==> flow/design.v (excerpt) <==
module LearningMachine(input clk,rst, start, input [6:0] x1Data,x2Data, input [1:0] tData, output[1:0] signYin, output[13:0] w1,w2,b,Yin,output ReadEn, Ready);
For scale: about 980 cells after synthesis, about 9000 um2 of cells after synthesis.
Settings: LEC_CHECK=0, ABC_AREA=0, CAP_MARGIN=20, CORE_MARGIN=2, CORE_UTILIZATION=72, CTS_CLUSTER_DIAMETER=215, CTS_CLUSTER_SIZE=32, PLACE_DENSITY_LB_ADDON=0.14, SETUP_SLACK_MARGIN=-0.21, SLEW_MARGIN=20; clock period 7.66 ns.
run.sh (not shown) runs the stock make flow with config.mk's settings and CLKGATE_MAP_FILE=.
The baseline died in 5_1_grt on GRT-0232.
Edit:
--- a/flow/config.mk
+++ b/flow/config.mk
@@ -8 +8 @@
-export ABC_AREA = 0
+export ABC_AREA = 1
@@ -11,5 +11 @@
-export CORE_UTILIZATION = 72
-export CTS_CLUSTER_DIAMETER = 215
-export CTS_CLUSTER_SIZE = 32
-export PLACE_DENSITY_LB_ADDON = 0.14
-export SETUP_SLACK_MARGIN = -0.21
+export CORE_UTILIZATION = 65
@@ -16,0 +13 @@
+export TNS_END_PERCENT = 15
==> flow/constraint.sdc (replaced) <==
create_clock -name core_clock -period 7.63 [get_ports {clk}]
set_input_delay 1.5260 -clock core_clock [delete_from_list [all_inputs] [get_ports {clk}]]
set_output_delay 1.5260 -clock core_clock [all_outputs]
set_load 0.01 [all_outputs]
=>
- With this change the flow completed, yet does not pass: setup timing
- die area came out higher by 13%
- area after synthesis came out higher by 2.4%
- synthesized cell count came out higher by 22%
Edit:
--- a/flow/config.mk
+++ b/flow/config.mk
@@ -8 +7,0 @@
-export ABC_AREA = 1
@@ -11 +10,2 @@
-export CORE_UTILIZATION = 65
+export CORE_UTILIZATION = 70
+export CTS_CLUSTER_SIZE = 32
@@ -13 +12,0 @@
-export TNS_END_PERCENT = 15
==> flow/constraint.sdc (replaced) <==
create_clock -name core_clock -period 7.66 [get_ports {clk}]
set_input_delay 1.5320 -clock core_clock [delete_from_list [all_inputs] [get_ports {clk}]]
set_output_delay 1.5320 -clock core_clock [all_outputs]
set_load 0.01 [all_outputs]
The changed run completed, yet does not pass: setup timing.
First-iteration DRC count is higher by well over a third.
Fmax is lower by roughly a tenth.
Global-route usage is higher by 4.5 points.
Cell area is higher slightly.

---

Starting RTL as in the previous note.
make LEC_CHECK=0 CAP_MARGIN=0 CELL_PAD_IN_SITES_DETAIL_PLACEMENT=1 CORE_MARGIN=5 CORE_UTILIZATION=40 CTS_CLUSTER_SIZE=48 HOLD_SLACK_MARGIN=0.15 MAX_ROUTING_LAYER=met4 SLEW_MARGIN=30 finish   # period 13.0 ns
The first run finished with timing, DRC and antenna clean.
==> next run, changes <==
Settings changed: CAP_MARGIN 0 to 20, CELL_PAD_IN_SITES_DETAIL_PLACEMENT 1 to not set, CORE_MARGIN 5 to 2, CTS_CLUSTER_SIZE 48 to not set, GPL_ROUTABILITY_DRIVEN set to 0, HOLD_SLACK_MARGIN 0.15 to not set, MAX_ROUTING_LAYER met4 to not set, MIN_ROUTING_LAYER set to met2, SLEW_MARGIN 30 to 20.
Clock period 13.0 ns to 12.0 ns, I/O delays scaled along.
Result: The changed run finished but failed the layout checks on DRC. Fmax goes down by 1.2%. Cell count stays flat. Worst setup slack gets worse by 1.1 ns. Worst hold slack degrades by 0.0035 ns. First-iteration DRC count grows to 3.0 times its value. Synthesized cell count stays the same. Sequential share of layout area barely changes. Design area is about the same.
==> next run, changes <==
Settings changed: CORE_MARGIN 2 to 9, CTS_CLUSTER_DIAMETER set to 371, CTS_CLUSTER_SIZE set to 99, GPL_ROUTABILITY_DRIVEN 0 to not set, MIN_ROUTING_LAYER met2 to not set, SETUP_SLACK_MARGIN set to -1.14.
The new run passed the timing, DRC and antenna checks.
Hold slack barely changes.
Cell area is about the same.
Synthesized area stays the same.
Clock skew barely changes.
Non-clock buffer count stays the same.
==> next run, changes <==
Settings changed: CORE_MARGIN 9 to 2, CORE_UTILIZATION 40 to 8, CTS_CLUSTER_DIAMETER 371 to not set, CTS_CLUSTER_SIZE 99 to not set, SETUP_SLACK_MARGIN -1.14 to not set.
Clock period 12.0 ns to 13.7 ns, I/O delays scaled along.
Outcome: Clock skew barely changes. Hold slack improved by 0.014 ns. Wire length rises by 28%. Cell area rises by 15%. Worst setup slack improved by 1.5 ns. Synthesized area stays the same.

---

v9:
Starting RTL as in the previous note.
## LearningMachine
module LearningMachine(input clk,rst, start, input [6:0] x1Data,x2Data, input [1:0] tData, output[1:0] signYin, output[13:0] w1,w2,b,Yin,output ReadEn, Ready);
  wire [1:0]Select1, Sel1, Sel2;
  wire  flag, InitYin, InitW1, InitW2, InitB, InitFlag, InitAlpha, LdX1, LdX2, LdT, Select2, LdYin, LdFlag, LdAlphaT, LdW1, LdW2, LdB;
  Controller controller(clk, rst, start, compare, flag, InitYin, InitW1, InitW2, InitB, InitFlag, InitAlpha, LdX1, LdX2, LdT, Select2, LdYin, LdFlag, LdAlphaT, LdW1, LdW2, LdB, ReadEn, Ready, Select1, Sel1, Sel2);
  DataPath datapath(clk,rst, x1Data,x2Data, tData, InitYin, InitW1, InitW2, InitB, InitFlag, InitAlpha, LdX1, LdX2, LdT, Select2, LdYin, LdFlag, LdAlphaT, LdW1, LdW2, LdB, Select1, Sel1, Sel2, compare, flag, signYin, w1,w2,b,Yin);
endmodule
Settings: LEC_CHECK=0, CAP_MARGIN=5, CELL_PAD_IN_SITES_GLOBAL_PLACEMENT=1, CORE_ASPECT_RATIO=0.76, CORE_MARGIN=6, CORE_UTILIZATION=55, CTS_CLUSTER_DIAMETER=351, GPL_ROUTABILITY_DRIVEN=1, GPL_TIMING_DRIVEN=0, MAX_ROUTING_LAYER=met4, MIN_ROUTING_LAYER=met2, PLACE_DENSITY_LB_ADDON=0.25, SETUP_SLACK_MARGIN=2.22, SLEW_MARGIN=20, TNS_END_PERCENT=55; clock period 14.7 ns.
[flow] v9 | stages: complete | final checks: fail | reason: DRC
What v34 does differently from v9 at the input level:
==> flow/config.mk <==
export PLATFORM = sky130hd
export DESIGN_NAME = LearningMachine
export DESIGN_NICKNAME = LearningMachine
export VERILOG_FILES = /design/flow/design.v
export SDC_FILE = /design/flow/constraint.sdc
export NUM_CORES = 4
export LEC_CHECK = 0
export CAP_MARGIN = 20
export CORE_MARGIN = 6
export CORE_UTILIZATION = 55
export CTS_CLUSTER_DIAMETER = 351
export GPL_TIMING_DRIVEN = 0
export MAX_ROUTING_LAYER = met4
export MIN_ROUTING_LAYER = met1
export PLACE_DENSITY_LB_ADDON = 0.06
export SETUP_SLACK_MARGIN = 2.22
export SLEW_MARGIN = 20
export TNS_END_PERCENT = 55
==> flow/constraint.sdc <==
create_clock -name core_clock -period 9.61 [get_ports {clk}]
set_input_delay 1.9220 -clock core_clock [delete_from_list [all_inputs] [get_ports {clk}]]
set_output_delay 1.9220 -clock core_clock [all_outputs]
set_load 0.01 [all_outputs]
Results
v34: flow completed, timing, DRC and antenna clean. Status: clock input transition at the sequential cells of the worst setup and hold paths parity (v9, v34). For the number of well-tap cells placed, v34 came in 6 higher than v9 did. Going from v9 to v34, largest incremental delay on the critical path has decreased; initial core utilization flat; register-to-register slack saw a decrease; final cycle utilization of the critical path went up. From v9 to v34 the numbers moved as follows: arrival time of the worst setup path down 1.99 ns, first-iteration DRC count down 67%, final worst setup slack down 3.15 ns. v9 vs v34, slowest cell on the critical path: sky130_fd_sc_hd__nor3_1 vs sky130_fd_sc_hd__fa_1.
## Diff of input files: v24 against v34
==> flow/config.mk <==
export PLATFORM = sky130hd
export DESIGN_NAME = LearningMachine
export DESIGN_NICKNAME = LearningMachine
export VERILOG_FILES = /design/flow/design.v
export SDC_FILE = /design/flow/constraint.sdc
export NUM_CORES = 4
export LEC_CHECK = 0
export CAP_MARGIN = 10
export CORE_ASPECT_RATIO = 1.51
export CORE_MARGIN = 6
export CORE_UTILIZATION = 55
export CTS_CLUSTER_DIAMETER = 201
export CTS_CLUSTER_SIZE = 94
export GPL_TIMING_DRIVEN = 1
export HOLD_SLACK_MARGIN = 0.15
export MAX_ROUTING_LAYER = met4
export MIN_ROUTING_LAYER = met1
export PLACE_DENSITY = 0.75
export SLEW_MARGIN = 20
export TNS_END_PERCENT = 5
Notes after the runs:
Slowest cell on the critical path: sky130_fd_sc_hd__fa_1 -> v34, sky130_fd_sc_hd__dfrtp_1 -> v24
What v24 reported for depth of the worst register-to-register path has to be multiplied by 1.07 to get the figure for v34.
Relative to v34, share of the clock period used by the worst path has increased by 11 points in v24.
Measured against each other, v24 and v34 differ in cell count, the lower figure coming from v24.
Final area down about 12% in v24 wrt v34
For v28, these inputs were changed with respect to v24:
==> flow/config.mk <==
export PLATFORM = sky130hd
export DESIGN_NAME = LearningMachine
export DESIGN_NICKNAME = LearningMachine
export VERILOG_FILES = /design/flow/design.v
export SDC_FILE = /design/flow/constraint.sdc
export NUM_CORES = 4
export LEC_CHECK = 0
export CAP_MARGIN = 10
export CORE_ASPECT_RATIO = 0.5
export CORE_MARGIN = 6
export CORE_UTILIZATION = 55
export CTS_CLUSTER_DIAMETER = 185
export CTS_CLUSTER_SIZE = 96
export GPL_TIMING_DRIVEN = 1
export MAX_ROUTING_LAYER = met4
export MIN_ROUTING_LAYER = met1
export PLACE_DENSITY = 0.77
export SLEW_MARGIN = 20
export TNS_END_PERCENT = 20
Results
v28 ran to completion and came out clean on the timing, DRC and antenna checks.
Placeable core region: v28 vs v24, no meaningful difference
Taking v24 as the reference, in v28 DRC violation total after the first TritonRoute iteration rose 284, clock period minus final worst setup slack moved down, number of instances in the placed design shows an increase of 16, utilization after layout grew by 0.25 points.
When v28 is set beside v24, its number of buffers other than clock buffers in the final layout turns out to be 2.2% smaller.
When v28 is measured against v24, its routed wire length turns out 510 um higher.
On final area, v28 and v24 are neck and neck.
Delta (v28 minus v24): transition time at the pin with the least slew margin grew by 0.17 ns; achievable clock frequency went up by 0.53 MHz.
